==> inputs of trial 96 <==
// cfs_aligner
  module cfs_aligner#(
    parameter ALGN_DATA_WIDTH = 32,
    parameter FIFO_DEPTH      = 8,
    localparam int unsigned APB_ADDR_WIDTH    = 16,
    localparam int unsigned APB_DATA_WIDTH    = 32,
    localparam int unsigned ALGN_OFFSET_WIDTH = ALGN_DATA_WIDTH <= 8 ? 1 : $clog2(ALGN_DATA_WIDTH/8),
    localparam int unsigned ALGN_SIZE_WIDTH   = $clog2(ALGN_DATA_WIDTH/8)+1
  ) (
    input wire clk,
    input wire reset_n,
    input wire[APB_ADDR_WIDTH-1:0]    paddr,
    input wire                        pwrite,
    input wire                        psel,
    input wire                        penable,
    input wire[APB_DATA_WIDTH-1:0]    pwdata,
    output wire                       pready,
    output reg[APB_DATA_WIDTH-1:0]    prdata,
    output reg                        pslverr,
    input                             md_rx_valid,
    input[ALGN_DATA_WIDTH-1:0]        md_rx_data,
    input[ALGN_OFFSET_WIDTH-1:0]      md_rx_offset,
    input[ALGN_SIZE_WIDTH-1:0]        md_rx_size,
    output reg                        md_rx_ready,
    output reg                        md_rx_err,
    output reg                        md_tx_valid,
    output reg[ALGN_DATA_WIDTH-1:0]   md_tx_data,
    output reg[ALGN_OFFSET_WIDTH-1:0] md_tx_offset,
    output reg[ALGN_SIZE_WIDTH-1:0]   md_tx_size,
    input                             md_tx_ready,
    input                             md_tx_err,
    output reg                        irq
  );
export LEC_CHECK = 0
export ABC_AREA = 0
export CAP_MARGIN = 35
export CELL_PAD_IN_SITES_GLOBAL_PLACEMENT = 2
export CORE_ASPECT_RATIO = 0.66
export CORE_MARGIN = 2
export CORE_UTILIZATION = 33
export HOLD_SLACK_MARGIN = 0.02
export MAX_ROUTING_LAYER = met5
export MIN_ROUTING_LAYER = met2
export PLACE_DENSITY_LB_ADDON = 0.13
export SLEW_MARGIN = 20
export TNS_END_PERCENT = 50
create_clock -name core_clock -period 13.9 [get_ports {clk}]
run.sh (not shown) runs the stock make flow with config.mk's settings and CLKGATE_MAP_FILE=.
==> build 48 (differences from trial 96) <==
ABC_AREA = 1   (was 0)
CAP_MARGIN = 20   (was 35)
CELL_PAD_IN_SITES_GLOBAL_PLACEMENT = default   (was 2)
CORE_ASPECT_RATIO = default   (was 0.66)
CORE_UTILIZATION = 72   (was 33)
HOLD_SLACK_MARGIN = default   (was 0.02)
MAX_ROUTING_LAYER = default   (was met5)
MIN_ROUTING_LAYER = default   (was met2)
PLACE_DENSITY_LB_ADDON = default   (was 0.13)
SLEW_MARGIN = 40   (was 20)
TNS_END_PERCENT = default   (was 50)
==> flow/constraint.sdc (replaced) <==
create_clock -name core_clock -period 5.68 [get_ports {clk}]
set_input_delay 1.1360 -clock core_clock [delete_from_list [all_inputs] [get_ports {clk}]]
set_output_delay 1.1360 -clock core_clock [all_outputs]
set_load 0.01 [all_outputs]
==> qor summary <==
Run status: build 48 finished clean; trial 96 finished clean
First-pass GRT wire length: build 48 179 mm; trial 96 182 mm
Aggregate routed wire length: build 48 119 mm; trial 96 126 mm
Multi-In Gates: build 48 2374; trial 96 1813
Compound Share, Synth: build 48 9.67%; trial 96 16.0%
DP Worst Slack: build 48 -0.0897 ns; trial 96 3.53 ns
Area of the multi-input gates: build 48 12500 µm²; trial 96 12800 µm²
AND/OR/NAND/NOR Cells, Area Fraction: build 48 20.4%; trial 96 9.42%
Syn_area_per_cell: build 48 10.1 µm²; trial 96 12.7 µm²
Largest stage delay, worst path: build 48 0.47 ns; trial 96 0.69 ns
Worst max-slew margin expressed relative to the limit: build 48 41.7%; trial 96 18.3%
Mux contribution to synthesized area: build 48 0.0279%; trial 96 6.00%
Fraction of synthesized cell area taken by the top area cell type: build 48 49.6%; trial 96 50.1%
Register-to-Register Setup Slack: build 48 0.28 ns; trial 96 5.97 ns
Overall Global Routing Usage: build 48 46.6%; trial 96 33.6%
